### design/flow/run.sh
#!/bin/bash
# the make line also repeats each setting of config.mk as NAME=value (left out here)
make -C /OpenROAD-flow-scripts/flow DESIGN_CONFIG=/design/flow/config.mk WORK_HOME=/design/flow/orfs CLKGATE_MAP_FILE= finish
### design/flow/config.mk
export PLATFORM = sky130hd
export DESIGN_NAME = fairArb
export DESIGN_NICKNAME = fairArb
export VERILOG_FILES = /design/flow/design.v
export SDC_FILE = /design/flow/constraint.sdc
export NUM_CORES = 4
export LEC_CHECK = 0
export CAP_MARGIN = 20
export CELL_PAD_IN_SITES_DETAIL_PLACEMENT = 0
export CORE_MARGIN = 2
export CORE_UTILIZATION = 45
export MIN_ROUTING_LAYER = met2
export PLACE_DENSITY_LB_ADDON = 0.02
export SETUP_SLACK_MARGIN = 0.16
export SLEW_MARGIN = 35
### design/flow/constraint.sdc
create_clock -name core_clock -period 2.79 [get_ports {clk}]
set_input_delay 0.5580 -clock core_clock [delete_from_list [all_inputs] [get_ports {clk}]]
set_output_delay 0.5580 -clock core_clock [all_outputs]
set_load 0.01 [all_outputs]
### design/flow/design.v
module fairArb (
	input logic [15:0] bids,
	output logic [15:0] wins,
	input logic get_next_win,
	input logic clk,
	input logic rst
		);
	parameter SIZE = 3;
	parameter S0=3'b000, S1=3'b001, S2=3'b010, S3=3'b011, S4=3'b100, S5=3'b101, S6=3'b110;
	logic [SIZE-1:0] state;
	logic [SIZE-1:0] next_state;
	logic [3:0] dec1;
	logic [3:0] dec2;
	logic [15:0] bid1;
	logic [15:0] bid2;
	logic [15:0] b [15:0];
	logic [15:0] d [15:0];
	logic [15:0] out_check;
	logic [3:0] new_priority;
	logic [3:0] pr_in;
	logic [15:0] bids_cycle_f;
	logic [3:0] priority_f;
	logic [3:0] priority_d;
	logic [15:0] wins_d;
	logic sB, sD;
	logic [1:0] sC;
	always @ (*) begin
		case (sC)
			2'b00: priority_d = dec2;
			2'b01: priority_d = priority_f;
			2'b10: priority_d = pr_in;
			2'b11: priority_d = 0;
		endcase
	end
	always @ (*) begin
		case (sB)
			1'b0: wins_d = bid1;
			1'b1: wins_d = bid2;
		endcase
	end
	always @ (*) begin
		case (sD)
			1'b0: begin
				bid2 = out_check;
				pr_in = new_priority + 1;
			end
			1'b1: begin
				bid2 = d[priority_f];
				pr_in = priority_f + 1;
			end
		endcase
	end
	always @ (*) begin
		bids_cycle_f = bids;
		next_state = S0;
		new_priority = 4'd0;
		out_check = 16'd0;
		if ((bids_cycle_f & 16'd1) != 16'b0) begin
			bid1 = 16'd1;
		end
		else if ((bids_cycle_f & 16'd2) != 16'b0) begin
			bid1 = 16'd2;
		end
		else if ((bids_cycle_f & 16'd4) != 16'b0) begin
			bid1 = 16'd4;
		end
		else if ((bids_cycle_f & 16'd8) != 16'b0) begin
			bid1 = 16'd8;
		end
		else if ((bids_cycle_f & 16'd16) != 16'b0) begin
			bid1 = 16'd16;
		end
		else if ((bids_cycle_f & 16'd32) != 16'b0) begin
			bid1 = 16'd32;
		end
		else if ((bids_cycle_f & 16'd64) != 16'b0) begin
			bid1 = 16'd64;
		end
		else if ((bids_cycle_f & 16'd128) != 16'b0) begin
			bid1 = 16'd128;
		end
		else if ((bids_cycle_f & 16'd256) != 16'b0) begin
			bid1 = 16'd256;
		end
		else if ((bids_cycle_f & 16'd512) != 16'b0) begin
			bid1 = 16'd512;
		end
		else if ((bids_cycle_f & 16'd1024) != 16'b0) begin
			bid1 = 16'd1024;
		end
		else if ((bids_cycle_f & 16'd2048) != 16'b0) begin
			bid1 = 16'd2048;
		end
		else if ((bids_cycle_f & 16'd4096) != 16'b0) begin
			bid1 = 16'd4096;
		end
		else if ((bids_cycle_f & 16'd8192) != 16'b0) begin
			bid1 = 16'd8192;
		end
		else if ((bids_cycle_f & 16'd16384) != 16'b0) begin
			bid1 = 16'd16384;
		end
		else if ((bids_cycle_f & 16'd32768) != 16'b0) begin
			bid1 = 16'd32768;
		end
		else begin
			bid1 = 0;
		end
		d[0] = bids_cycle_f & 16'd1;
		b[0] = (bids_cycle_f & 16'd1) >> 0;
		d[1] = bids_cycle_f & 16'd2;
		b[1] = (bids_cycle_f & 16'd2) >> 1;
		d[2] = bids_cycle_f & 16'd4;
		b[2] = (bids_cycle_f & 16'd4) >> 2;
		d[3] = bids_cycle_f & 16'd8;
		b[3] = (bids_cycle_f & 16'd8) >> 3;
		d[4] = bids_cycle_f & 16'd16;
		b[4] = (bids_cycle_f & 16'd16) >> 4;
		d[5] = bids_cycle_f & 16'd32;
		b[5] = (bids_cycle_f & 16'd32) >> 5;
		d[6] = bids_cycle_f & 16'd64;
		b[6] = (bids_cycle_f & 16'd64) >> 6;
		d[7] = bids_cycle_f & 16'd128;
		b[7] = (bids_cycle_f & 16'd128) >> 7;
		d[8] = bids_cycle_f & 16'd256;
		b[8] = (bids_cycle_f & 16'd256) >> 8;
		d[9] = bids_cycle_f & 16'd512;
		b[9] = (bids_cycle_f & 16'd512) >> 9;
		d[10] = bids_cycle_f & 16'd1024;
		b[10] = (bids_cycle_f & 16'd1024) >> 10;
		d[11] = bids_cycle_f & 16'd2048;
		b[11] = (bids_cycle_f & 16'd2048) >> 11;
		d[12] = bids_cycle_f & 16'd4096;
		b[12] = (bids_cycle_f & 16'd4096) >> 12;
		d[13] = bids_cycle_f & 16'd8192;
		b[13] = (bids_cycle_f & 16'd8192) >> 13;
		d[14] = bids_cycle_f & 16'd16384;
		b[14] = (bids_cycle_f & 16'd16384) >> 14;
		d[15] = bids_cycle_f & 16'd32768;
		b[15] = (bids_cycle_f & 16'd32768) >> 15;
                case (wins_d)
                16'd1: begin
                        dec1 = 0;
                end
                16'd2: begin
                        dec1 = 1;
                end
                16'd4: begin
                        dec1 = 2;
                end
                16'd8: begin
                        dec1 = 3;
                end
                16'd16: begin
                        dec1 = 4;
                end
                16'd32: begin
                        dec1 = 5;
                end
                16'd64: begin
                        dec1 = 6;
                end
                16'd128: begin
                        dec1 = 7;
                end
                16'd256: begin
                        dec1 = 8;
                end
                16'd512: begin
                        dec1 = 9;
                end
                16'd1024: begin
                        dec1 = 10;
                end
                16'd2048: begin
                        dec1 = 11;
                end
                16'd4096: begin
                        dec1 = 12;
                end
                16'd8192: begin
                        dec1 = 13;
                end
                16'd16384: begin
                        dec1 = 14;
                end
                16'd32768: begin
                        dec1 = 15;
                end
                default: begin
                        dec1 = 0;
                end
                endcase
		dec2 = dec1 + 1'b1;
		sD = b[priority_f] & 1'b1;
		if (bids_cycle_f == 16'b0) begin
			out_check = 16'b0;
			new_priority = new_priority;
		end
		else begin
			case (priority_f)
			5'd0: begin
			case (1'b1)
			b[1]: begin
			  new_priority = 1;
			  out_check = d[1];
			end
			b[2]: begin
			  new_priority = 2;
			  out_check = d[2];
			end
			b[3]: begin
			  new_priority = 3;
			  out_check = d[3];
			end
			b[4]: begin
			  new_priority = 4;
			  out_check = d[4];
			end
			b[5]: begin
			  new_priority = 5;
			  out_check = d[5];
			end
			b[6]: begin
			  new_priority = 6;
			  out_check = d[6];
			end
			b[7]: begin
			  new_priority = 7;
			  out_check = d[7];
			end
			b[8]: begin
			  new_priority = 8;
			  out_check = d[8];
			end
			b[9]: begin
			  new_priority = 9;
			  out_check = d[9];
			end
			b[10]: begin
			  new_priority = 10;
			  out_check = d[10];
			end
			b[11]: begin
			  new_priority = 11;
			  out_check = d[11];
			end
			b[12]: begin
			  new_priority = 12;
			  out_check = d[12];
			end
			b[13]: begin
			  new_priority = 13;
			  out_check = d[13];
			end
			b[14]: begin
			  new_priority = 14;
			  out_check = d[14];
			end
			b[15]: begin
			  new_priority = 15;
			  out_check = d[15];
			end
			endcase
			end
			5'd1: begin
			case (1'b1)
			b[2]: begin
			  new_priority = 2;
			  out_check = d[2];
			end
			b[3]: begin
			  new_priority = 3;
			  out_check = d[3];
			end
			b[4]: begin
			  new_priority = 4;
			  out_check = d[4];
			end
			b[5]: begin
			  new_priority = 5;
			  out_check = d[5];
			end
			b[6]: begin
			  new_priority = 6;
			  out_check = d[6];
			end
			b[7]: begin
			  new_priority = 7;
			  out_check = d[7];
			end
			b[8]: begin
			  new_priority = 8;
			  out_check = d[8];
			end
			b[9]: begin
			  new_priority = 9;
			  out_check = d[9];
			end
			b[10]: begin
			  new_priority = 10;
			  out_check = d[10];
			end
			b[11]: begin
			  new_priority = 11;
			  out_check = d[11];
			end
			b[12]: begin
			  new_priority = 12;
			  out_check = d[12];
			end
			b[13]: begin
			  new_priority = 13;
			  out_check = d[13];
			end
			b[14]: begin
			  new_priority = 14;
			  out_check = d[14];
			end
			b[15]: begin
			  new_priority = 15;
			  out_check = d[15];
			end
			b[0]: begin
			  new_priority = 0;
			  out_check = d[0];
			end
			endcase
			end
			5'd2: begin
			case (1'b1)
			b[3]: begin
			  new_priority = 3;
			  out_check = d[3];
			end
			b[4]: begin
			  new_priority = 4;
			  out_check = d[4];
			end
			b[5]: begin
			  new_priority = 5;
			  out_check = d[5];
			end
			b[6]: begin
			  new_priority = 6;
			  out_check = d[6];
			end
			b[7]: begin
			  new_priority = 7;
			  out_check = d[7];
			end
			b[8]: begin
			  new_priority = 8;
			  out_check = d[8];
			end
			b[9]: begin
			  new_priority = 9;
			  out_check = d[9];
			end
			b[10]: begin
			  new_priority = 10;
			  out_check = d[10];
			end
			b[11]: begin
			  new_priority = 11;
			  out_check = d[11];
			end
			b[12]: begin
			  new_priority = 12;
			  out_check = d[12];
			end
			b[13]: begin
			  new_priority = 13;
			  out_check = d[13];
			end
			b[14]: begin
			  new_priority = 14;
			  out_check = d[14];
			end
			b[15]: begin
			  new_priority = 15;
			  out_check = d[15];
			end
			b[0]: begin
			  new_priority = 0;
			  out_check = d[0];
			end
			b[1]: begin
			  new_priority = 1;
			  out_check = d[1];
			end
			endcase
			end
			5'd3: begin
			case (1'b1)
			b[4]: begin
			  new_priority = 4;
			  out_check = d[4];
			end
			b[5]: begin
			  new_priority = 5;
			  out_check = d[5];
			end
			b[6]: begin
			  new_priority = 6;
			  out_check = d[6];
			end
			b[7]: begin
			  new_priority = 7;
			  out_check = d[7];
			end
			b[8]: begin
			  new_priority = 8;
			  out_check = d[8];
			end
			b[9]: begin
			  new_priority = 9;
			  out_check = d[9];
			end
			b[10]: begin
			  new_priority = 10;
			  out_check = d[10];
			end
			b[11]: begin
			  new_priority = 11;
			  out_check = d[11];
			end
			b[12]: begin
			  new_priority = 12;
			  out_check = d[12];
			end
			b[13]: begin
			  new_priority = 13;
			  out_check = d[13];
			end
			b[14]: begin
			  new_priority = 14;
			  out_check = d[14];
			end
			b[15]: begin
			  new_priority = 15;
			  out_check = d[15];
			end
			b[0]: begin
			  new_priority = 0;
			  out_check = d[0];
			end
			b[1]: begin
			  new_priority = 1;
			  out_check = d[1];
			end
			b[2]: begin
			  new_priority = 2;
			  out_check = d[2];
			end
			endcase
			end
			5'd4: begin
			case (1'b1)
			b[5]: begin
			  new_priority = 5;
			  out_check = d[5];
			end
			b[6]: begin
			  new_priority = 6;
			  out_check = d[6];
			end
			b[7]: begin
			  new_priority = 7;
			  out_check = d[7];
			end
			b[8]: begin
			  new_priority = 8;
			  out_check = d[8];
			end
			b[9]: begin
			  new_priority = 9;
			  out_check = d[9];
			end
			b[10]: begin
			  new_priority = 10;
			  out_check = d[10];
			end
			b[11]: begin
			  new_priority = 11;
			  out_check = d[11];
			end
			b[12]: begin
			  new_priority = 12;
			  out_check = d[12];
			end
			b[13]: begin
			  new_priority = 13;
			  out_check = d[13];
			end
			b[14]: begin
			  new_priority = 14;
			  out_check = d[14];
			end
			b[15]: begin
			  new_priority = 15;
			  out_check = d[15];
			end
			b[0]: begin
			  new_priority = 0;
			  out_check = d[0];
			end
			b[1]: begin
			  new_priority = 1;
			  out_check = d[1];
			end
			b[2]: begin
			  new_priority = 2;
			  out_check = d[2];
			end
			b[3]: begin
			  new_priority = 3;
			  out_check = d[3];
			end
			endcase
			end
			5'd5: begin
			case (1'b1)
			b[6]: begin
			  new_priority = 6;
			  out_check = d[6];
			end
			b[7]: begin
			  new_priority = 7;
			  out_check = d[7];
			end
			b[8]: begin
			  new_priority = 8;
			  out_check = d[8];
			end
			b[9]: begin
			  new_priority = 9;
			  out_check = d[9];
			end
			b[10]: begin
			  new_priority = 10;
			  out_check = d[10];
			end
			b[11]: begin
			  new_priority = 11;
			  out_check = d[11];
			end
			b[12]: begin
			  new_priority = 12;
			  out_check = d[12];
			end
			b[13]: begin
			  new_priority = 13;
			  out_check = d[13];
			end
			b[14]: begin
			  new_priority = 14;
			  out_check = d[14];
			end
			b[15]: begin
			  new_priority = 15;
			  out_check = d[15];
			end
			b[0]: begin
			  new_priority = 0;
			  out_check = d[0];
			end
			b[1]: begin
			  new_priority = 1;
			  out_check = d[1];
			end
			b[2]: begin
			  new_priority = 2;
			  out_check = d[2];
			end
			b[3]: begin
			  new_priority = 3;
			  out_check = d[3];
			end
			b[4]: begin
			  new_priority = 4;
			  out_check = d[4];
			end
			endcase
			end
			5'd6: begin
			case (1'b1)
			b[7]: begin
			  new_priority = 7;
			  out_check = d[7];
			end
			b[8]: begin
			  new_priority = 8;
			  out_check = d[8];
			end
			b[9]: begin
			  new_priority = 9;
			  out_check = d[9];
			end
			b[10]: begin
			  new_priority = 10;
			  out_check = d[10];
			end
			b[11]: begin
			  new_priority = 11;
			  out_check = d[11];
			end
			b[12]: begin
			  new_priority = 12;
			  out_check = d[12];
			end
			b[13]: begin
			  new_priority = 13;
			  out_check = d[13];
			end
			b[14]: begin
			  new_priority = 14;
			  out_check = d[14];
			end
			b[15]: begin
			  new_priority = 15;
			  out_check = d[15];
			end
			b[0]: begin
			  new_priority = 0;
			  out_check = d[0];
			end
			b[1]: begin
			  new_priority = 1;
			  out_check = d[1];
			end
			b[2]: begin
			  new_priority = 2;
			  out_check = d[2];
			end
			b[3]: begin
			  new_priority = 3;
			  out_check = d[3];
			end
			b[4]: begin
			  new_priority = 4;
			  out_check = d[4];
			end
			b[5]: begin
			  new_priority = 5;
			  out_check = d[5];
			end
			endcase
			end
			5'd7: begin
			case (1'b1)
			b[8]: begin
			  new_priority = 8;
			  out_check = d[8];
			end
			b[9]: begin
			  new_priority = 9;
			  out_check = d[9];
			end
			b[10]: begin
			  new_priority = 10;
			  out_check = d[10];
			end
			b[11]: begin
			  new_priority = 11;
			  out_check = d[11];
			end
			b[12]: begin
			  new_priority = 12;
			  out_check = d[12];
			end
			b[13]: begin
			  new_priority = 13;
			  out_check = d[13];
			end
			b[14]: begin
			  new_priority = 14;
			  out_check = d[14];
			end
			b[15]: begin
			  new_priority = 15;
			  out_check = d[15];
			end
			b[0]: begin
			  new_priority = 0;
			  out_check = d[0];
			end
			b[1]: begin
			  new_priority = 1;
			  out_check = d[1];
			end
			b[2]: begin
			  new_priority = 2;
			  out_check = d[2];
			end
			b[3]: begin
			  new_priority = 3;
			  out_check = d[3];
			end
			b[4]: begin
			  new_priority = 4;
			  out_check = d[4];
			end
			b[5]: begin
			  new_priority = 5;
			  out_check = d[5];
			end
			b[6]: begin
			  new_priority = 6;
			  out_check = d[6];
			end
			endcase
			end
			5'd8: begin
			case (1'b1)
			b[9]: begin
			  new_priority = 9;
			  out_check = d[9];
			end
			b[10]: begin
			  new_priority = 10;
			  out_check = d[10];
			end
			b[11]: begin
			  new_priority = 11;
			  out_check = d[11];
			end
			b[12]: begin
			  new_priority = 12;
			  out_check = d[12];
			end
			b[13]: begin
			  new_priority = 13;
			  out_check = d[13];
			end
			b[14]: begin
			  new_priority = 14;
			  out_check = d[14];
			end
			b[15]: begin
			  new_priority = 15;
			  out_check = d[15];
			end
			b[0]: begin
			  new_priority = 0;
			  out_check = d[0];
			end
			b[1]: begin
			  new_priority = 1;
			  out_check = d[1];
			end
			b[2]: begin
			  new_priority = 2;
			  out_check = d[2];
			end
			b[3]: begin
			  new_priority = 3;
			  out_check = d[3];
			end
			b[4]: begin
			  new_priority = 4;
			  out_check = d[4];
			end
			b[5]: begin
			  new_priority = 5;
			  out_check = d[5];
			end
			b[6]: begin
			  new_priority = 6;
			  out_check = d[6];
			end
			b[7]: begin
			  new_priority = 7;
			  out_check = d[7];
			end
			endcase
			end
			5'd9: begin
			case (1'b1)
			b[10]: begin
			  new_priority = 10;
			  out_check = d[10];
			end
			b[11]: begin
			  new_priority = 11;
			  out_check = d[11];
			end
			b[12]: begin
			  new_priority = 12;
			  out_check = d[12];
			end
			b[13]: begin
			  new_priority = 13;
			  out_check = d[13];
			end
			b[14]: begin
			  new_priority = 14;
			  out_check = d[14];
			end
			b[15]: begin
			  new_priority = 15;
			  out_check = d[15];
			end
			b[0]: begin
			  new_priority = 0;
			  out_check = d[0];
			end
			b[1]: begin
			  new_priority = 1;
			  out_check = d[1];
			end
			b[2]: begin
			  new_priority = 2;
			  out_check = d[2];
			end
			b[3]: begin
			  new_priority = 3;
			  out_check = d[3];
			end
			b[4]: begin
			  new_priority = 4;
			  out_check = d[4];
			end
			b[5]: begin
			  new_priority = 5;
			  out_check = d[5];
			end
			b[6]: begin
			  new_priority = 6;
			  out_check = d[6];
			end
			b[7]: begin
			  new_priority = 7;
			  out_check = d[7];
			end
			b[8]: begin
			  new_priority = 8;
			  out_check = d[8];
			end
			endcase
			end
			5'd10: begin
			case (1'b1)
			b[11]: begin
			  new_priority = 11;
			  out_check = d[11];
			end
			b[12]: begin
			  new_priority = 12;
			  out_check = d[12];
			end
			b[13]: begin
			  new_priority = 13;
			  out_check = d[13];
			end
			b[14]: begin
			  new_priority = 14;
			  out_check = d[14];
			end
			b[15]: begin
			  new_priority = 15;
			  out_check = d[15];
			end
			b[0]: begin
			  new_priority = 0;
			  out_check = d[0];
			end
			b[1]: begin
			  new_priority = 1;
			  out_check = d[1];
			end
			b[2]: begin
			  new_priority = 2;
			  out_check = d[2];
			end
			b[3]: begin
			  new_priority = 3;
			  out_check = d[3];
			end
			b[4]: begin
			  new_priority = 4;
			  out_check = d[4];
			end
			b[5]: begin
			  new_priority = 5;
			  out_check = d[5];
			end
			b[6]: begin
			  new_priority = 6;
			  out_check = d[6];
			end
			b[7]: begin
			  new_priority = 7;
			  out_check = d[7];
			end
			b[8]: begin
			  new_priority = 8;
			  out_check = d[8];
			end
			b[9]: begin
			  new_priority = 9;
			  out_check = d[9];
			end
			endcase
			end
			5'd11: begin
			case (1'b1)
			b[12]: begin
			  new_priority = 12;
			  out_check = d[12];
			end
			b[13]: begin
			  new_priority = 13;
			  out_check = d[13];
			end
			b[14]: begin
			  new_priority = 14;
			  out_check = d[14];
			end
			b[15]: begin
			  new_priority = 15;
			  out_check = d[15];
			end
			b[0]: begin
			  new_priority = 0;
			  out_check = d[0];
			end
			b[1]: begin
			  new_priority = 1;
			  out_check = d[1];
			end
			b[2]: begin
			  new_priority = 2;
			  out_check = d[2];
			end
			b[3]: begin
			  new_priority = 3;
			  out_check = d[3];
			end
			b[4]: begin
			  new_priority = 4;
			  out_check = d[4];
			end
			b[5]: begin
			  new_priority = 5;
			  out_check = d[5];
			end
			b[6]: begin
			  new_priority = 6;
			  out_check = d[6];
			end
			b[7]: begin
			  new_priority = 7;
			  out_check = d[7];
			end
			b[8]: begin
			  new_priority = 8;
			  out_check = d[8];
			end
			b[9]: begin
			  new_priority = 9;
			  out_check = d[9];
			end
			b[10]: begin
			  new_priority = 10;
			  out_check = d[10];
			end
			endcase
			end
			5'd12: begin
			case (1'b1)
			b[13]: begin
			  new_priority = 13;
			  out_check = d[13];
			end
			b[14]: begin
			  new_priority = 14;
			  out_check = d[14];
			end
			b[15]: begin
			  new_priority = 15;
			  out_check = d[15];
			end
			b[0]: begin
			  new_priority = 0;
			  out_check = d[0];
			end
			b[1]: begin
			  new_priority = 1;
			  out_check = d[1];
			end
			b[2]: begin
			  new_priority = 2;
			  out_check = d[2];
			end
			b[3]: begin
			  new_priority = 3;
			  out_check = d[3];
			end
			b[4]: begin
			  new_priority = 4;
			  out_check = d[4];
			end
			b[5]: begin
			  new_priority = 5;
			  out_check = d[5];
			end
			b[6]: begin
			  new_priority = 6;
			  out_check = d[6];
			end
			b[7]: begin
			  new_priority = 7;
			  out_check = d[7];
			end
			b[8]: begin
			  new_priority = 8;
			  out_check = d[8];
			end
			b[9]: begin
			  new_priority = 9;
			  out_check = d[9];
			end
			b[10]: begin
			  new_priority = 10;
			  out_check = d[10];
			end
			b[11]: begin
			  new_priority = 11;
			  out_check = d[11];
			end
			endcase
			end
			5'd13: begin
			case (1'b1)
			b[14]: begin
			  new_priority = 14;
			  out_check = d[14];
			end
			b[15]: begin
			  new_priority = 15;
			  out_check = d[15];
			end
			b[0]: begin
			  new_priority = 0;
			  out_check = d[0];
			end
			b[1]: begin
			  new_priority = 1;
			  out_check = d[1];
			end
			b[2]: begin
			  new_priority = 2;
			  out_check = d[2];
			end
			b[3]: begin
			  new_priority = 3;
			  out_check = d[3];
			end
			b[4]: begin
			  new_priority = 4;
			  out_check = d[4];
			end
			b[5]: begin
			  new_priority = 5;
			  out_check = d[5];
			end
			b[6]: begin
			  new_priority = 6;
			  out_check = d[6];
			end
			b[7]: begin
			  new_priority = 7;
			  out_check = d[7];
			end
			b[8]: begin
			  new_priority = 8;
			  out_check = d[8];
			end
			b[9]: begin
			  new_priority = 9;
			  out_check = d[9];
			end
			b[10]: begin
			  new_priority = 10;
			  out_check = d[10];
			end
			b[11]: begin
			  new_priority = 11;
			  out_check = d[11];
			end
			b[12]: begin
			  new_priority = 12;
			  out_check = d[12];
			end
			endcase
			end
			5'd14: begin
			case (1'b1)
			b[15]: begin
			  new_priority = 15;
			  out_check = d[15];
			end
			b[0]: begin
			  new_priority = 0;
			  out_check = d[0];
			end
			b[1]: begin
			  new_priority = 1;
			  out_check = d[1];
			end
			b[2]: begin
			  new_priority = 2;
			  out_check = d[2];
			end
			b[3]: begin
			  new_priority = 3;
			  out_check = d[3];
			end
			b[4]: begin
			  new_priority = 4;
			  out_check = d[4];
			end
			b[5]: begin
			  new_priority = 5;
			  out_check = d[5];
			end
			b[6]: begin
			  new_priority = 6;
			  out_check = d[6];
			end
			b[7]: begin
			  new_priority = 7;
			  out_check = d[7];
			end
			b[8]: begin
			  new_priority = 8;
			  out_check = d[8];
			end
			b[9]: begin
			  new_priority = 9;
			  out_check = d[9];
			end
			b[10]: begin
			  new_priority = 10;
			  out_check = d[10];
			end
			b[11]: begin
			  new_priority = 11;
			  out_check = d[11];
			end
			b[12]: begin
			  new_priority = 12;
			  out_check = d[12];
			end
			b[13]: begin
			  new_priority = 13;
			  out_check = d[13];
			end
			endcase
			end
			5'd15: begin
			case (1'b1)
			b[0]: begin
			  new_priority = 0;
			  out_check = d[0];
			end
			b[1]: begin
			  new_priority = 1;
			  out_check = d[1];
			end
			b[2]: begin
			  new_priority = 2;
			  out_check = d[2];
			end
			b[3]: begin
			  new_priority = 3;
			  out_check = d[3];
			end
			b[4]: begin
			  new_priority = 4;
			  out_check = d[4];
			end
			b[5]: begin
			  new_priority = 5;
			  out_check = d[5];
			end
			b[6]: begin
			  new_priority = 6;
			  out_check = d[6];
			end
			b[7]: begin
			  new_priority = 7;
			  out_check = d[7];
			end
			b[8]: begin
			  new_priority = 8;
			  out_check = d[8];
			end
			b[9]: begin
			  new_priority = 9;
			  out_check = d[9];
			end
			b[10]: begin
			  new_priority = 10;
			  out_check = d[10];
			end
			b[11]: begin
			  new_priority = 11;
			  out_check = d[11];
			end
			b[12]: begin
			  new_priority = 12;
			  out_check = d[12];
			end
			b[13]: begin
			  new_priority = 13;
			  out_check = d[13];
			end
			b[14]: begin
			  new_priority = 14;
			  out_check = d[14];
			end
			endcase
			end
			endcase
		end
        case (state)
        S0: begin
			sB = 0;
			sC = 2'b11;
			next_state = S1;
        end
        S1: begin
			sB = 0;
			sC = 2'b00;
			next_state = S2;
		end
		S2: begin
			sB = 1;
			if (get_next_win == 1)  begin
				if (bids_cycle_f == 16'b0) begin
					sC = 2'b01;
				end
				else begin
					sC = 2'b10;
				end
			end
			else begin
				sC = 2'b01;
			end
			next_state = S2;
		end
		default: begin
			sC = 2'b11;
			sB = 0;
		end
		endcase
	end
	always @ (posedge clk) begin
		if (~rst) begin
			wins <= 0;
		end
		else begin
			wins <= wins_d;
		end
	end
	always @ (posedge clk) begin
		if (~rst) begin
			priority_f <= 0;
		end
		else begin
			priority_f <= priority_d;
		end
	end
	always @ (posedge clk) begin
		if (~rst) begin
			state <= S0;
		end
		else begin
			state <= next_state;
		end
	end
endmodule
==> flow_summary.json, run 1 <==
{
  "dp_cells": 620,
  "die_h_um": 81.4,
  "ys.flop_type": "dfxtp_1",
  "area_leaders": "dfxtp_1 17%, a21oi_1 4.6%, nand2_1 4.5%",
  "num_rows": 28,
  "place.gp.congestion": 1.30,
  "die_width_um": 81.4,
  "ys_seq_share_pct": 17.1,
  "top_area_cell": "dfxtp_1",
  "mux_area_share_pct": 0.836,
  "synth.most_common_cell": "nand2_1",
  "synthXorXnorAreaFrac_pct": 0,
  "adder_share_pct": 0.464,
  "status": "stopped before the end",
  "ys_ff": 23,
  "track_usage_pct": 70.1,
  "syn_area_um2": 2700,
  "haltStage": "5_1_grt",
  "place_ws_ns": -0.952,
  "dieArea_um2": 6620,
  "yosysChipArea_um2": 2700,
  "syn_inst": 379,
  "initCoreUtil_pct": 46.1,
  "grt.overflow.total": 5,
  "netlist_logic_family_top": "simple AND/OR/NAND/NOR gates",
  "core_um2": 5850,
  "ys_sh_aoi_pct": 34.6,
  "dpl.hpwl_um": 9830,
  "synth_top_area_share_pct": 17.1,
  "clock_path_buffers": 2,
  "simple_gate_area_share_pct": 39.7,
  "syn-num-nets": 399,
  "hold_buffers": 0,
  "error": "[ERROR GRT-0116] Global routing finished with congestion. Check the congestion regions in the DRC Viewer.",
  "io_pins": 35,
  "ys_cells": 379,
  "cts.sink_count": 23,
  "async_reset_ff_share_pct": 0,
  "portBuffers": 34,
  "htree_levels": 1,
  "root_buffer": "clkbuf_8",
  "cts_made_buffers": 3,
  "yosysWarnings": 3,
  "synth_cell_types": 84,
  "edf_count": 0,
  "avgSynthCellArea_um2": 7.11,
  "yosys-top-cells-count": "32 x nand2_1, 31 x nor2_1, 25 x a21oi_1"
}
==> metrics by stage <==
stage / util (%) / instance area [um^2]
3_5_place_dp: 72.3 / 4230
2_1_floorplan: - / 2710
3_3_place_gp: 72.3 / 4230
4_1_cts: 79.3 / 4640
==> metal layers <==
metal,track usage (%),GRT overflow
met3,83.9,5
met5,53.3,0
met4,46.8,0
met2,72.8,0
met1,-,-
==> timing repair <==
action / 4_1_cts
pin swaps: 33
resized: 71
setup buffers: 23
endpoints found under the setup margin: 10
==> run 2: changes to the inputs <==
CAP_MARGIN = 5   (was 20)
CELL_PAD_IN_SITES_DETAIL_PLACEMENT = default   (was 0)
CORE_UTILIZATION = 66   (was 45)
CTS_CLUSTER_DIAMETER = 43   (was default)
HOLD_SLACK_MARGIN = -0.09   (was default)
MIN_ROUTING_LAYER = default   (was met2)
PLACE_DENSITY_LB_ADDON = default   (was 0.02)
SETUP_SLACK_MARGIN = 0.11   (was 0.16)
SLEW_MARGIN = 20   (was 35)
clock period = 3.77 ns   (was 2.79 ns; I/O delays follow)
==> run 2 against run 1 <==
Now fails the layout checks on negative setup slack. Synthesized cell count unchanged. Die size down 30%. Area after synthesis unchanged.
==> flow_summary.json, run 2 <==
{
  "avgSynthCellArea_um2": 7.11,
  "cts_tree": "yes",
  "ys_seq_share_pct": 17.1,
  "maxSlewViolCount": 0,
  "yosysChipArea_um2": 2700,
  "r2r_start": "priority_f[0]$_SDFFE_PN0P_",
  "p_leak_nw": 1.46,
  "ys.flop_type": "dfxtp_1",
  "whs_path_depth": 1,
  "r2r_setup_slack_ns": 0.19,
  "rsz0062_at_grt": "true",
  "synth.most_common_cell": "nand2_1",
  "violations": "negative setup slack",
  "endpoint_kind": "flip-flop",
  "dpl.hpwl_um": 7710,
  "mux_area_share_pct": 0.836,
  "htree_levels": 1,
  "yosysWarnings": 3,
  "antenna_cells": 0,
  "adder_share_pct": 0.464,
  "fin_util_pct": 91.6,
  "power_leader": "combinational logic",
  "nets": 479,
  "synthXorXnorAreaFrac_pct": 0,
  "ys_sh_aoi_pct": 34.6,
  "wl_per_cell_um": 23.6,
  "r2r_cells": 14,
  "share_comb_of_total_power_pct": 50.0,
  "grt_max_degree": 26,
  "path_max_fanout": 5,
  "p_sw_share_pct": 40.8,
  "crit_family": "simple AND/OR/NAND/NOR gates",
  "area_leaders": "dfxtp_1 17%, a21oi_1 4.6%, nand2_1 4.5%",
  "status": "complete, but fails checks",
  "portBuffers": 34,
  "setup-violations-final": 1,
  "worst_pin_slew_ns": 0.908,
  "fmax_mhz": 265,
  "async_reset_ff_share_pct": 0,
  "setup_ws_ns": -0.00858,
  "cts.sink_count": 23,
  "hp-start": "state[0]$_DFF_P_",
  "netlist_logic_family_top": "simple AND/OR/NAND/NOR gates",
  "grt_pass1_vias": 3223,
  "clk_pin_slew_ns": 0.08,
  "path_class": "input port to flip-flop",
  "skew_ns": 0.00169,
  "path_depth": 15,
  "clk_latency_ns": 0.26,
  "hold_end": "state[2]$_DFF_P_",
  "whs_ns": 0.466,
  "critPathLaunch": "bids[10]",
  "num_vias": 3951,
  "synth_cell_types": 84,
  "top_area_cell": "dfxtp_1",
  "hold_viol": 0,
  "grt.overflow.total": 0,
  "post-route-period-util_pct": 100,
  "startpoint_type": "input port",
  "root_buffer": "clkbuf_8",
  "crit_chain": "clkdlybuf4s50_1, nor2_1, buf_4, nand2_1, nor2_1, o21bai_1, o311ai_1, a31oi_2, nor2b_1, nand4_1, ha_1, inv_1, and4b_1, a211o_1, a21oi_2",
  "track_usage_pct": 46.1,
  "grt_pass1_wl_um": 16000,
  "initCoreUtil_pct": 67.9,
  "p_seq_mw": 0.269,
  "slowest_stage": "clkdlybuf4s50_1",
  "ys_ff": 23,
  "stdcell_area_um2": 3640,
  "slew_headroom_pct": 39.4,
  "fin_tns_setup_ns": -0.00858,
  "syn_inst": 379,
  "dr.pass1.iters": 17,
  "crit_path_end": "priority_f[2]$_SDFFE_PN0P_",
  "final_cells": 508,
  "period_needed_ns": 3.78,
  "syn-num-nets": 399,
  "openroad.warnings": 29,
  "p_comb_mw": 0.422,
  "via_per_inst": 7.78,
  "cp_slowest_stage_delay_ns": 0.58,
  "antenna_found_initial": 0,
  "die_h_um": 67.9,
  "syn_area_um2": 2700,
  "clk-power_mw": 0.154,
  "num_rows": 23,
  "ant_nets": 0,
  "wl_um": 12000,
  "dp_cells": 499,
  "p_seq_share_pct": 31.8,
  "synth_top_area_share_pct": 17.1,
  "place_area_um2": 3450,
  "hold_path_class": "flip-flop to flip-flop",
  "worstPathArrival_ns": 3.97,
  "worstPathRequired_ns": 3.96,
  "reg2reg_to": "priority_f[2]$_SDFFE_PN0P_",
  "ys_cells": 379,
  "drt_first_iter_violations": 974,
  "simple_gate_area_share_pct": 39.7,
  "area_growth_pct": 35.0,
  "place.gp.congestion": 1.14,
  "io_pins": 35,
  "crit_path_frequent_cell": "nor2_1",
  "power.density_nw_per_um2": 232,
  "route.detailed.drc": 0,
  "cap_violations": 0,
  "clockPowerShare_pct": 18.2,
  "edf_count": 0,
  "clock_path_buffers": 2,
  "cts_made_buffers": 3,
  "yosys-top-cells-count": "32 x nand2_1, 31 x nor2_1, 25 x a21oi_1",
  "dieArea_um2": 4610,
  "die_width_um": 67.9,
  "core_um2": 3970,
  "internal-power_mw": 0.501,
  "vdd_drop_max_mv": 0.305,
  "crit_buf_inv": 3,
  "switching_power_mw": 0.345
}
-- run 2: metrics by stage --
step / setup WS (ns) / total power [mW]
5_1_grt: -0.196 / 0.866
3_3_place_gp: -0.0598 / 0.619
3_5_place_dp: -0.117 / 0.629
2_1_floorplan: 0.404 / 0.484
4_1_cts: 0.122 / 0.780
6_report: -0.00858 / 0.845
-- run 2: cell type report --
type                            instances  area, um^2
Clock buffer                            4        45.0
Fill cell                             181         334
Inverter                               11        41.3
Multi-Input combinational cell        315        2140
Sequential cell                        23         462
Tap cell                               50        62.6
Timing Repair Buffer                  105         883
-- run 2: timing repair --
action,4_1_cts,5_1_grt
setup buffers,0,4
hold buffers,0,0
gates cloned,0,1
pin swaps,0,11
setup endpoints to repair,1,2
hold endpoints to repair,0,0
gates resized,1,27
-- run 2: metal layers --
metal	global-route usage (%)	vias to the layer above	share of wire, %
li1	-	1600	-
met1	61.7	1719	33
met2	70.0	462	40
met3	9.87	170	17
met4	23.0	0	9.7
met5	0	-	0
==> run 3: changes to the inputs <==
CAP_MARGIN = 20   (was 5)
CELL_PAD_IN_SITES_DETAIL_PLACEMENT = 2   (was default)
CORE_UTILIZATION = 40   (was 66)
CTS_CLUSTER_DIAMETER = default   (was 43)
GPL_TIMING_DRIVEN = 0   (was default)
HOLD_SLACK_MARGIN = default   (was -0.09)
MAX_ROUTING_LAYER = met4   (was default)
MIN_ROUTING_LAYER = met2   (was default)
PLACE_DENSITY_LB_ADDON = 0.01   (was default)
SETUP_SLACK_MARGIN = default   (was 0.11)
TNS_END_PERCENT = 95   (was default)
clock period = 4.0 ns   (was 3.77 ns; I/O delays follow)
==> run 3 against run 2 <==
The flow now stops in 5_1_grt. Area after synthesis stayed put. Synthesized cell count stayed put. Die size is 61% higher.
==> flow_summary.json, run 3 <==
{
  "status": "stopped before the end",
  "haltStage": "5_1_grt",
  "error": "[ERROR GRT-0116] Global routing finished with congestion. Check the congestion regions in the DRC Viewer.",
  "syn_inst": 379,
  "top_area_cell": "dfxtp_1",
  "area_leaders": "dfxtp_1 17%, a21oi_1 4.6%, nand2_1 4.5%",
  "initCoreUtil_pct": 42.0,
  "place.gp.congestion": 1.15,
  "portBuffers": 27,
  "dpl.hpwl_um": 11000,
  "yosysWarnings": 3,
  "place_ws_ns": -0.587,
  "io_pins": 35,
  "clock_path_buffers": 2,
  "yosys-top-cells-count": "32 x nand2_1, 31 x nor2_1, 25 x a21oi_1",
  "edf_count": 0,
  "ys_seq_share_pct": 17.1,
  "root_buffer": "clkbuf_8",
  "die_h_um": 86.1,
  "syn-num-nets": 399,
  "netlist_logic_family_top": "simple AND/OR/NAND/NOR gates",
  "ys_cells": 379,
  "ys_ff": 23,
  "yosysChipArea_um2": 2700,
  "syn_area_um2": 2700,
  "cts_made_buffers": 3,
  "synthXorXnorAreaFrac_pct": 0,
  "core_um2": 6420,
  "synth_top_area_share_pct": 17.1,
  "synth.most_common_cell": "nand2_1",
  "dieArea_um2": 7410,
  "die_width_um": 86.1,
  "mux_area_share_pct": 0.836,
  "simple_gate_area_share_pct": 39.7,
  "synth_cell_types": 84,
  "ys_sh_aoi_pct": 34.6,
  "cts.sink_count": 23,
  "num_rows": 29,
  "htree_levels": 1,
  "track_usage_pct": 83.9,
  "ys.flop_type": "dfxtp_1",
  "async_reset_ff_share_pct": 0,
  "adder_share_pct": 0.464,
  "grt.overflow.total": 76,
  "avgSynthCellArea_um2": 7.11
}
-- run 3: metal layers --
metal	global-route usage, %	overflow
met3	96.2	66
met1	-	-
met2	87.0	4
met5	-	-
met4	59.2	6
-- run 3: through the flow --
stage          cell area [um^2]  hold WS, ns  setup TNS (ns)  cells
2_1_floorplan              2700        0.412               0    379
3_3_place_gp               3060        0.414          -0.830    483
3_5_place_dp               3060        0.459           -1.46    483
4_1_cts                    3250        0.485               0    492
-- run 3: timing repair --
| action | CTS |
|---|---|
| resized | 26 |
| hold buffers | 0 |
| endpoints found under the setup margin | 3 |
| buffers inserted | 5 |
| pin swaps | 7 |
==> run 4: changes to the inputs <==
CELL_PAD_IN_SITES_DETAIL_PLACEMENT = default   (was 2)
CORE_UTILIZATION = 58   (was 40)
GPL_TIMING_DRIVEN = default   (was 0)
MAX_ROUTING_LAYER = default   (was met4)
MIN_ROUTING_LAYER = default   (was met2)
PLACE_DENSITY_LB_ADDON = default   (was 0.01)
SETUP_SLACK_MARGIN = -0.28   (was default)
TNS_END_PERCENT = default   (was 95)
clock period = 3.72 ns   (was 4.0 ns; I/O delays follow)
==> run 4 against run 3 <==
Synthesized cell count is the same. Die size fell by 30%. Area after synthesis is the same. The layout now fails its checks (negative setup slack).
==> flow_summary.json, run 4 <==
{
  "wl_um": 11100,
  "slowest_stage": "clkdlybuf4s50_1",
  "ys_cells": 379,
  "maxSlewViolCount": 0,
  "wl_met1_um": 4020,
  "cp_slowest_stage_delay_ns": 0.53,
  "nets": 492,
  "internal-power_mw": 0.505,
  "async_reset_ff_share_pct": 0,
  "antenna_cells": 0,
  "simple_gate_area_share_pct": 39.7,
  "grt_pass1_wl_um": 17600,
  "slew_headroom_pct": 50.0,
  "path_class": "input port to flip-flop",
  "via_per_inst": 7.12,
  "clk_latency_ns": 0.26,
  "cts_resized": 0,
  "r2r_cells": 13,
  "ant_nets": 0,
  "share_comb_of_total_power_pct": 48.1,
  "switching_power_mw": 0.318,
  "synth.most_common_cell": "nand2_1",
  "worst_pin_slew_ns": 0.749,
  "num_vias": 3722,
  "ys_seq_share_pct": 17.1,
  "grt_max_degree": 25,
  "yosys-top-cells-count": "32 x nand2_1, 31 x nor2_1, 25 x a21oi_1",
  "clk_pin_slew_ns": 0.08,
  "synthXorXnorAreaFrac_pct": 0,
  "r2r_start": "priority_f[2]$_SDFFE_PN0P_",
  "io_pins": 35,
  "ys_ff": 23,
  "hold_viol": 0,
  "adder_share_pct": 0.464,
  "yosysChipArea_um2": 2700,
  "clk-power_mw": 0.155,
  "clockPowerShare_pct": 18.9,
  "cts_tree": "yes",
  "synth_cell_types": 84,
  "met3_length_um": 1560,
  "root_buffer": "clkbuf_8",
  "clock_path_buffers": 2,
  "netlist_logic_family_top": "simple AND/OR/NAND/NOR gates",
  "period_needed_ns": 3.87,
  "wl_per_cell_um": 21.1,
  "portBuffers": 34,
  "fin_util_pct": 82.2,
  "avgSynthCellArea_um2": 7.11,
  "mux_area_share_pct": 0.836,
  "path_max_fanout": 7,
  "dr.pass1.iters": 7,
  "power_leader": "combinational logic",
  "openroad.warnings": 28,
  "cts_made_buffers": 3,
  "p_sw_share_pct": 38.7,
  "worstPathRequired_ns": 3.91,
  "skew_ns": 0.00559,
  "hold_path_class": "flip-flop to flip-flop",
  "path_depth": 16,
  "htree_levels": 1,
  "grt.overflow.total": 0,
  "p_leak_nw": 1.46,
  "place_ws_ns": -0.298,
  "r2r_setup_slack_ns": -0.07,
  "setup-violations-final": 2,
  "ys_sh_aoi_pct": 34.6,
  "p_comb_mw": 0.396,
  "hold_buffers": 0,
  "dpl.hpwl_um": 8560,
  "vdd_drop_max_mv": 0.306,
  "reg2reg_to": "priority_f[2]$_SDFFE_PN0P_",
  "hp-start": "state[0]$_DFF_P_",
  "crit_family": "simple AND/OR/NAND/NOR gates",
  "area_leaders": "dfxtp_1 17%, a21oi_1 4.6%, nand2_1 4.5%",
  "postCtsSetupBuffers": 0,
  "ys.flop_type": "dfxtp_1",
  "edf_count": 0,
  "crit_buf_inv": 4,
  "fin_tns_setup_ns": -0.214,
  "status": "complete, but fails checks",
  "violations": "negative setup slack",
  "synth_top_area_share_pct": 17.1,
  "cap_violations": 0,
  "crit_path_end": "priority_f[2]$_SDFFE_PN0P_",
  "place.gp.congestion": 1.11,
  "top_layer_used": "met4",
  "die_h_um": 72.2,
  "area_growth_pct": 34.6,
  "num_rows": 24,
  "dieArea_um2": 5210,
  "syn_inst": 379,
  "post-route-period-util_pct": 104,
  "whs_path_depth": 1,
  "worstPathArrival_ns": 4.06,
  "crit_chain": "clkdlybuf4s50_1, buf_4, nor4_2, buf_4, nand2_1, o41ai_2, nor3b_1, a32o_1, nor2_1, nor2_1, nand4_1, ha_1, inv_1, and4b_1, a211o_1, a21oi_2",
  "die_width_um": 72.2,
  "antenna_found_initial": 0,
  "p_seq_mw": 0.272,
  "syn_area_um2": 2700,
  "drt_first_iter_violations": 547,
  "fmax_mhz": 258,
  "hold_end": "state[2]$_DFF_P_",
  "setup_ws_ns": -0.155,
  "yosysWarnings": 3,
  "startpoint_type": "input port",
  "power.density_nw_per_um2": 227,
  "route.met2.wl_um": 4940,
  "route.detailed.drc": 0,
  "p_seq_share_pct": 33.0,
  "core_um2": 4410,
  "top_area_cell": "dfxtp_1",
  "initCoreUtil_pct": 61.1,
  "endpoint_kind": "flip-flop",
  "syn-num-nets": 399,
  "grt_pass1_vias": 3473,
  "track_usage_pct": 43.3,
  "cts.sink_count": 23,
  "critPathLaunch": "bids[6]"
}
[run 4: cell type report]
class,instances,area [um^2]
Tap cell,52,65.1
Timing Repair Buffer,119,978
Inverter,11,41.3
Sequential cell,23,460
Fill cell,319,786
Clock buffer,4,45.0
Multi-Input combinational cell,314,2040
[run 4: layer usage]
layer	vias up	GRT usage (%)
li1	1626	-
met1	1688	57.6
met2	338	69.3
met3	70	8.61
met4	0	16.4
met5	-	0
[run 4: stage by stage]
stage	cell area, um^2	cells	hold WS [ns]	total power [mW]
final	3630	523	0.471	0.823
after global routing	3630	523	0.493	0.858
after CTS	3630	523	0.472	0.807
after detailed placement	3580	519	0.453	0.655
after global placement	3580	519	0.420	0.645
after floorplan	2700	379	0.412	0.490
==> run 5: changes to the inputs <==
ABC_AREA = 0   (was default)
CAP_MARGIN = 5   (was 20)
CELL_PAD_IN_SITES_DETAIL_PLACEMENT = 2   (was default)
CELL_PAD_IN_SITES_GLOBAL_PLACEMENT = 0   (was default)
CORE_MARGIN = 3   (was 2)
CORE_UTILIZATION = 51   (was 58)
CTS_CLUSTER_DIAMETER = 174   (was default)
CTS_CLUSTER_SIZE = 79   (was default)
GPL_ROUTABILITY_DRIVEN = 1   (was default)
GPL_TIMING_DRIVEN = 0   (was default)
HOLD_SLACK_MARGIN = 0.24   (was default)
MAX_ROUTING_LAYER = met5   (was default)
MIN_ROUTING_LAYER = met2   (was default)
SETUP_SLACK_MARGIN = 0.11   (was -0.28)
TNS_END_PERCENT = 85   (was default)
clock period = 5.56 ns   (was 3.72 ns; I/O delays follow)
==> run 5 against run 4 <==
The run now fails in 3_5_place_dp. Die size increased by 19%. Area after synthesis stayed put. Synthesized cell count unchanged.
==> flow_summary.json, run 5 <==
{
  "dieArea_um2": 6190,
  "syn-num-nets": 399,
  "yosys-top-cells-count": "32 x nand2_1, 31 x nor2_1, 25 x a21oi_1",
  "die_h_um": 78.7,
  "synth_cell_types": 84,
  "yosysWarnings": 3,
  "adder_share_pct": 0.464,
  "ys_sh_aoi_pct": 34.6,
  "error": "[ERROR DPL-0033] detailed placement checks failed during check placement.",
  "syn_area_um2": 2700,
  "status": "stopped before the end",
  "top_area_cell": "dfxtp_1",
  "area_leaders": "dfxtp_1 17%, a21oi_1 4.6%, nand2_1 4.5%",
  "core_um2": 4910,
  "yosysChipArea_um2": 2700,
  "mux_area_share_pct": 0.836,
  "async_reset_ff_share_pct": 0,
  "ys_cells": 379,
  "num_rows": 25,
  "synth.most_common_cell": "nand2_1",
  "edf_count": 0,
  "haltStage": "3_5_place_dp",
  "synth_top_area_share_pct": 17.1,
  "synthXorXnorAreaFrac_pct": 0,
  "ys_seq_share_pct": 17.1,
  "io_pins": 35,
  "simple_gate_area_share_pct": 39.7,
  "syn_inst": 379,
  "portBuffers": 27,
  "avgSynthCellArea_um2": 7.11,
  "ys_ff": 23,
  "initCoreUtil_pct": 54.9,
  "die_width_um": 78.7,
  "place.gp.congestion": 1.18,
  "ys.flop_type": "dfxtp_1",
  "netlist_logic_family_top": "simple AND/OR/NAND/NOR gates"
}
[run 5: through the flow]
stage             setup slack (ns)  power [mW]
global placement             0.933       0.399
floorplan                     1.84       0.328
==> run 6: changes to the inputs <==
ABC_AREA = 1   (was 0)
CAP_MARGIN = 10   (was 5)
CELL_PAD_IN_SITES_DETAIL_PLACEMENT = default   (was 2)
CELL_PAD_IN_SITES_GLOBAL_PLACEMENT = default   (was 0)
CORE_MARGIN = 2   (was 3)
CORE_UTILIZATION = 72   (was 51)
CTS_CLUSTER_DIAMETER = default   (was 174)
CTS_CLUSTER_SIZE = 72   (was 79)
GPL_ROUTABILITY_DRIVEN = default   (was 1)
GPL_TIMING_DRIVEN = default   (was 0)
HOLD_SLACK_MARGIN = 0.29   (was 0.24)
MAX_ROUTING_LAYER = default   (was met5)
MIN_ROUTING_LAYER = default   (was met2)
SETUP_SLACK_MARGIN = 0.67   (was 0.11)
TNS_END_PERCENT = 5   (was 85)
clock period = 2.26 ns   (was 5.56 ns; I/O delays follow)
==> run 6 against run 5 <==
The run fails in 3_3_place_gp. Area after synthesis barely moved. Die size fell by 31%. Synthesized cell count rose by 42%.
==> flow_summary.json, run 6 <==
{
  "status": "stopped before the end",
  "haltStage": "3_3_place_gp",
  "error": "[ERROR GPL-0301] Utilization 100.539 % exceeds 100%.",
  "ys_seq_share_pct": 17.1,
  "edf_count": 0,
  "synth_cell_types": 29,
  "adder_share_pct": 0.465,
  "netlist_logic_family_top": "simple AND/OR/NAND/NOR gates",
  "initCoreUtil_pct": 74.1,
  "synth_top_area_share_pct": 29.1,
  "yosys-top-cells-count": "209 x nand2_1, 85 x nor2_1, 67 x inv_1",
  "num_rows": 22,
  "dieArea_um2": 4250,
  "yosysWarnings": 3,
  "synth.most_common_cell": "nand2_1",
  "die_width_um": 65.2,
  "io_pins": 35,
  "syn-num-nets": 557,
  "yosysChipArea_um2": 2690,
  "avgSynthCellArea_um2": 5.01,
  "syn_inst": 537,
  "ys.flop_type": "dfxtp_1",
  "ys_cells": 537,
  "syn_area_um2": 2690,
  "ys_ff": 23,
  "die_h_um": 65.2,
  "async_reset_ff_share_pct": 0,
  "simple_gate_area_share_pct": 59.3,
  "synthXorXnorAreaFrac_pct": 0,
  "area_leaders": "nand2_1 29%, dfxtp_1 17%, nor2_1 12%",
  "core_um2": 3630,
  "mux_area_share_pct": 0,
  "top_area_cell": "nand2_1",
  "ys_sh_aoi_pct": 10.5
}
==> run 7: changes to the inputs <==
CAP_MARGIN = 20   (was 10)
CORE_ASPECT_RATIO = 1.95   (was default)
CORE_MARGIN = 9   (was 2)
CORE_UTILIZATION = 40   (was 72)
CTS_CLUSTER_DIAMETER = 344   (was default)
CTS_CLUSTER_SIZE = 99   (was 72)
HOLD_SLACK_MARGIN = default   (was 0.29)
PLACE_DENSITY_LB_ADDON = 0.02   (was default)
SETUP_SLACK_MARGIN = default   (was 0.67)
clock period = 4.0 ns   (was 2.26 ns; I/O delays follow)
==> run 7 against run 6 <==
The run now finishes clean. Synthesized cell count stayed put. Die size up 140%. Area after synthesis did not move.
==> flow_summary.json, run 7 <==
{
  "adder_share_pct": 0.465,
  "hold_buffers": 0,
  "synth.most_common_cell": "nand2_1",
  "hold_viol": 0,
  "cp_slowest_stage_delay_ns": 0.60,
  "r2r_cells": 18,
  "postCtsSetupBuffers": 0,
  "synth_cell_types": 29,
  "whs_path_depth": 2,
  "htree_levels": 1,
  "maxSlewViolCount": 0,
  "fmax_mhz": 279,
  "wl_per_cell_um": 17.9,
  "clk-power_mw": 0.211,
  "die_h_um": 133,
  "ant_nets": 0,
  "cts_resized": 0,
  "antenna_found_initial": 0,
  "power.density_nw_per_um2": 273,
  "setup-violations-final": 0,
  "dieArea_um2": 10200,
  "ys_cells": 537,
  "path_depth": 17,
  "crit_path_frequent_cell": "nand2_1",
  "nets": 591,
  "ys_ff": 23,
  "portBuffers": 34,
  "clk_latency_ns": 0.25,
  "cap_violations": 0,
  "period_needed_ns": 3.59,
  "worst_pin_slew_ns": 0.806,
  "syn-num-nets": 557,
  "dpl.hpwl_um": 9840,
  "p_seq_mw": 0.261,
  "drt_first_iter_violations": 212,
  "post-route-period-util_pct": 89.7,
  "crit_chain": "clkdlybuf4s50_1, nor2_1, nand2_1, nor2_1, nand2_1, o21ai_0, nor2_1, nand2_1, nand2_1, nand2_1, nand2_1, nor2_1, nand2_1, ha_1, nand3b_1, nand3_1, a21oi_1",
  "grt_pass1_vias": 3470,
  "path_max_fanout": 8,
  "num_rows": 41,
  "cts_tree": "yes",
  "skew_ns": 0.00259,
  "initCoreUtil_pct": 41.3,
  "num_vias": 3606,
  "ys.flop_type": "dfxtp_1",
  "fin_util_pct": 49.1,
  "vdd_drop_max_mv": 0.103,
  "simple_gate_area_share_pct": 59.3,
  "fin_tns_setup_ns": 0,
  "core_um2": 6520,
  "grt_pass1_wl_um": 18200,
  "crit_path_end": "priority_f[2]$_SDFFE_PN0P_",
  "wl_um": 11800,
  "reg2reg_to": "priority_f[2]$_SDFFE_PN0P_",
  "grt.overflow.total": 0,
  "avgSynthCellArea_um2": 5.01,
  "final-comb-area_um2": 1890,
  "clockPowerShare_pct": 24.1,
  "syn_inst": 537,
  "status": "complete, no violations",
  "ys_sh_aoi_pct": 10.5,
  "crit_buf_inv": 1,
  "synth_top_area_share_pct": 29.1,
  "fill_cells": 767,
  "yosysWarnings": 3,
  "p_leak_nw": 1.73,
  "area_growth_pct": 18.9,
  "netlist_logic_family_top": "simple AND/OR/NAND/NOR gates",
  "grt_max_degree": 23,
  "slew_headroom_pct": 46.2,
  "place.gp.congestion": 1.03,
  "clock_path_buffers": 2,
  "internal-power_mw": 0.519,
  "mux_area_share_pct": 0,
  "edf_count": 0,
  "top_area_cell": "nand2_1",
  "place_area_um2": 3120,
  "hp-start": "state[0]$_DFF_P_",
  "rsz0062_at_grt": "false",
  "hold_path_class": "flip-flop to flip-flop",
  "switching_power_mw": 0.356,
  "slowest_stage": "clkdlybuf4s50_1",
  "endpoint_kind": "flip-flop",
  "route.detailed.drc": 0,
  "hold_end": "state[2]$_DFF_P_",
  "syn_area_um2": 2690,
  "io_pins": 35,
  "crit_family": "simple AND/OR/NAND/NOR gates",
  "via_per_inst": 5.50,
  "share_comb_of_total_power_pct": 46.0,
  "stdcell_area_um2": 3200,
  "power_leader": "combinational logic",
  "openroad.warnings": 26,
  "p_sw_share_pct": 40.7,
  "ys_seq_share_pct": 17.1,
  "yosys-top-cells-count": "209 x nand2_1, 85 x nor2_1, 67 x inv_1",
  "synthXorXnorAreaFrac_pct": 0,
  "antenna_cells": 0,
  "p_comb_mw": 0.403,
  "track_usage_pct": 22.5,
  "cts_made_buffers": 3,
  "die_width_um": 76.8,
  "async_reset_ff_share_pct": 0,
  "r2r_setup_slack_ns": 0.64,
  "critPathLaunch": "bids[1]",
  "path_class": "input port to flip-flop",
  "root_buffer": "clkbuf_16",
  "p_seq_share_pct": 29.9,
  "worstPathArrival_ns": 3.70,
  "yosysChipArea_um2": 2690,
  "startpoint_type": "input port",
  "worstPathRequired_ns": 4.11,
  "cts.sink_count": 23,
  "setup_ws_ns": 0.413,
  "place_ws_ns": 0.190,
  "seqCellArea_um2": 460,
  "area_leaders": "nand2_1 29%, dfxtp_1 17%, nor2_1 12%",
  "clk_pin_slew_ns": 0.06,
  "r2r_start": "priority_f[0]$_SDFFE_PN0P_",
  "dr.pass1.iters": 5
}
==> run 7: stage by stage <==
step | hold WS, ns | instances | power [mW]
2_1_floorplan | 0.390 | 537 | 0.522
3_3_place_gp | 0.408 | 652 | 0.659
3_5_place_dp | 0.407 | 652 | 0.660
4_1_cts | 0.422 | 656 | 0.868
5_1_grt | 0.466 | 656 | 0.926
6_report | 0.422 | 656 | 0.875
==> run 7: cell type report <==
class	count	share of cell area (%)
multi-input combinational	431	59.1
sequential	23	14.4
timing repair buffer	42	12.5
inverter	70	8.21
tap	86	3.36
clock buffer	4	2.46
==> run 7: routing by layer <==
| metal | global-route usage (%) | wire [um] | share of wire, % | vias to the layer above |
|---|---|---|---|---|
| li1 | - | - | - | 1761 |
| met1 | 21.9 | 4100 | 35 | 1610 |
| met2 | 43.0 | 6250 | 53 | 184 |
| met3 | 2.17 | 643 | 5.5 | 51 |
| met4 | 14.3 | 776 | 6.6 | 0 |
| met5 | 0 | 0 | 0 | - |
==> run 8: changes to the inputs <==
ABC_AREA = default   (was 1)
CAP_MARGIN = 5   (was 20)
CELL_PAD_IN_SITES_DETAIL_PLACEMENT = 1   (was default)
CELL_PAD_IN_SITES_GLOBAL_PLACEMENT = 2   (was default)
CORE_ASPECT_RATIO = 0.91   (was 1.95)
CORE_MARGIN = 2   (was 9)
CORE_UTILIZATION = 67   (was 40)
CTS_CLUSTER_DIAMETER = default   (was 344)
CTS_CLUSTER_SIZE = 34   (was 99)
GPL_ROUTABILITY_DRIVEN = 0   (was default)
GPL_TIMING_DRIVEN = 0   (was default)
MAX_ROUTING_LAYER = met4   (was default)
PLACE_DENSITY_LB_ADDON = default   (was 0.02)
SETUP_SLACK_MARGIN = -0.24   (was default)
TNS_END_PERCENT = 40   (was 5)
clock period = 3.49 ns   (was 4.0 ns; I/O delays follow)
==> run 8 against run 7 <==
The run now fails in 3_1_place_gp_skip_io. Synthesized cell count decreased by 29%. Die size decreased by 55%. Area after synthesis about the same.
==> flow_summary.json, run 8 <==
{
  "status": "stopped before the end",
  "haltStage": "3_1_place_gp_skip_io",
  "error": "[ERROR GPL-0301] Utilization 137.726 % exceeds 100%.",
  "yosysWarnings": 3,
  "synth.most_common_cell": "nand2_1",
  "synth_top_area_share_pct": 17.1,
  "die_h_um": 64.5,
  "core_um2": 3760,
  "mux_area_share_pct": 0.836,
  "synth_cell_types": 84,
  "die_width_um": 70.5,
  "yosys-top-cells-count": "32 x nand2_1, 31 x nor2_1, 25 x a21oi_1",
  "yosysChipArea_um2": 2700,
  "edf_count": 0,
  "ys_cells": 379,
  "ys_ff": 23,
  "simple_gate_area_share_pct": 39.7,
  "num_rows": 21,
  "ys.flop_type": "dfxtp_1",
  "ys_seq_share_pct": 17.1,
  "top_area_cell": "dfxtp_1",
  "area_leaders": "dfxtp_1 17%, a21oi_1 4.6%, nand2_1 4.5%",
  "syn_area_um2": 2700,
  "syn_inst": 379,
  "async_reset_ff_share_pct": 0,
  "avgSynthCellArea_um2": 7.11,
  "synthXorXnorAreaFrac_pct": 0,
  "dieArea_um2": 4550,
  "netlist_logic_family_top": "simple AND/OR/NAND/NOR gates",
  "syn-num-nets": 399,
  "adder_share_pct": 0.464,
  "ys_sh_aoi_pct": 34.6,
  "initCoreUtil_pct": 71.7
}
==> run 9: changes to the inputs <==
CAP_MARGIN = 20   (was 5)
CELL_PAD_IN_SITES_DETAIL_PLACEMENT = default   (was 1)
CELL_PAD_IN_SITES_GLOBAL_PLACEMENT = default   (was 2)
CORE_ASPECT_RATIO = default   (was 0.91)
CORE_UTILIZATION = 70   (was 67)
CTS_CLUSTER_SIZE = 51   (was 34)
GPL_ROUTABILITY_DRIVEN = default   (was 0)
GPL_TIMING_DRIVEN = default   (was 0)
MAX_ROUTING_LAYER = default   (was met4)
PLACE_DENSITY = 0.64   (was default)
SETUP_SLACK_MARGIN = -0.03   (was -0.24)
TNS_END_PERCENT = default   (was 40)
clock period = 2.28 ns   (was 3.49 ns; I/O delays follow)
==> run 9 against run 8 <==
The flow stops in 3_5_place_dp. Die size decreased by 4.0%. Synthesized cell count unchanged. Area after synthesis unchanged.
==> flow_summary.json, run 9 <==
{
  "core_um2": 3690,
  "yosysWarnings": 3,
  "haltStage": "3_5_place_dp",
  "synth_cell_types": 84,
  "ys_seq_share_pct": 17.1,
  "synth_top_area_share_pct": 17.1,
  "syn-num-nets": 399,
  "ys.flop_type": "dfxtp_1",
  "ys_ff": 23,
  "die_width_um": 66.1,
  "adder_share_pct": 0.464,
  "ys_cells": 379,
  "place.gp.congestion": 1.18,
  "initCoreUtil_pct": 73.1,
  "edf_count": 0,
  "avgSynthCellArea_um2": 7.11,
  "die_h_um": 66.1,
  "syn_area_um2": 2700,
  "status": "stopped before the end",
  "error": "[ERROR DPL-0038] Utilization greater than 100%, impossible to legalize",
  "dieArea_um2": 4360,
  "synthXorXnorAreaFrac_pct": 0,
  "yosysChipArea_um2": 2700,
  "portBuffers": 34,
  "async_reset_ff_share_pct": 0,
  "yosys-top-cells-count": "32 x nand2_1, 31 x nor2_1, 25 x a21oi_1",
  "top_area_cell": "dfxtp_1",
  "io_pins": 35,
  "num_rows": 22,
  "area_leaders": "dfxtp_1 17%, a21oi_1 4.6%, nand2_1 4.5%",
  "synth.most_common_cell": "nand2_1",
  "simple_gate_area_share_pct": 39.7,
  "ys_sh_aoi_pct": 34.6,
  "syn_inst": 379,
  "mux_area_share_pct": 0.836,
  "netlist_logic_family_top": "simple AND/OR/NAND/NOR gates"
}
==> run 9: stage by stage <==
stage / total power, mW / TNS [ns] / instance area (um^2)
floorplan: 0.807 / -1.68 / 2730
global placement: 1.15 / -11.69 / 4150
==> run 10: changes to the inputs <==
CAP_MARGIN = 5   (was 20)
CELL_PAD_IN_SITES_GLOBAL_PLACEMENT = 0   (was default)
CORE_UTILIZATION = 65   (was 70)
CTS_CLUSTER_DIAMETER = 333   (was default)
CTS_CLUSTER_SIZE = 18   (was 51)
GPL_ROUTABILITY_DRIVEN = 1   (was default)
GPL_TIMING_DRIVEN = 1   (was default)
MAX_ROUTING_LAYER = met4   (was default)
PLACE_DENSITY = default   (was 0.64)
SETUP_SLACK_MARGIN = 0.53   (was -0.03)
clock period = 3.92 ns   (was 2.28 ns; I/O delays follow)
==> run 10 against run 9 <==
The run fails in 5_1_grt. Die size up 7.2%. Synthesized cell count is the same. Area after synthesis is the same.
==> flow_summary.json, run 10 <==
{
  "async_reset_ff_share_pct": 0,
  "syn-num-nets": 399,
  "yosys-top-cells-count": "32 x nand2_1, 31 x nor2_1, 25 x a21oi_1",
  "mux_area_share_pct": 0.836,
  "track_usage_pct": 80.7,
  "htree_levels": 1,
  "synth_top_area_share_pct": 17.1,
  "initCoreUtil_pct": 67.4,
  "error": "[ERROR GRT-0232] Routing congestion too high. Check the congestion heatmap in the GUI.",
  "synth_cell_types": 84,
  "ys_ff": 23,
  "syn_area_um2": 2700,
  "grt.overflow.total": 34,
  "adder_share_pct": 0.464,
  "portBuffers": 34,
  "haltStage": "5_1_grt",
  "cts_made_buffers": 3,
  "synthXorXnorAreaFrac_pct": 0,
  "yosysWarnings": 3,
  "place_area_um2": 3390,
  "ys_seq_share_pct": 17.1,
  "ys_sh_aoi_pct": 34.6,
  "hold_buffers": 0,
  "dieArea_um2": 4680,
  "edf_count": 0,
  "place.gp.congestion": 1.17,
  "root_buffer": "clkbuf_8",
  "syn_inst": 379,
  "netlist_logic_family_top": "simple AND/OR/NAND/NOR gates",
  "die_h_um": 68.4,
  "simple_gate_area_share_pct": 39.7,
  "status": "stopped before the end",
  "place_ws_ns": -0.108,
  "area_leaders": "dfxtp_1 17%, a21oi_1 4.6%, nand2_1 4.5%",
  "avgSynthCellArea_um2": 7.11,
  "cts.sink_count": 23,
  "core_um2": 4000,
  "top_area_cell": "dfxtp_1",
  "die_width_um": 68.4,
  "num_rows": 23,
  "io_pins": 35,
  "yosysChipArea_um2": 2700,
  "clock_path_buffers": 2,
  "ys.flop_type": "dfxtp_1",
  "ys_cells": 379,
  "dpl.hpwl_um": 7900,
  "synth.most_common_cell": "nand2_1"
}
## run 10: per-layer routing
| layer | global-route usage (%) | GRT overflow |
|---|---|---|
| met5 | - | - |
| met4 | 80.3 | 13 |
| met3 | 63.7 | 1 |
| met2 | 94.6 | 19 |
| met1 | 79.7 | 1 |
## run 10: what timing repair did
action,CTS
setup endpoints to repair,4
pin swaps,24
setup buffers,16
resized,56
## run 10: metrics by stage
stage,std cells,utilization (%),TNS [ns],hold WS [ns]
after global placement,491,84.8,0,0.429
after detailed placement,491,84.8,-0.141,0.433
after floorplan,379,-,0,0.412
after CTS,511,91.5,0,0.453
Power and IR drop assume default switching activity.
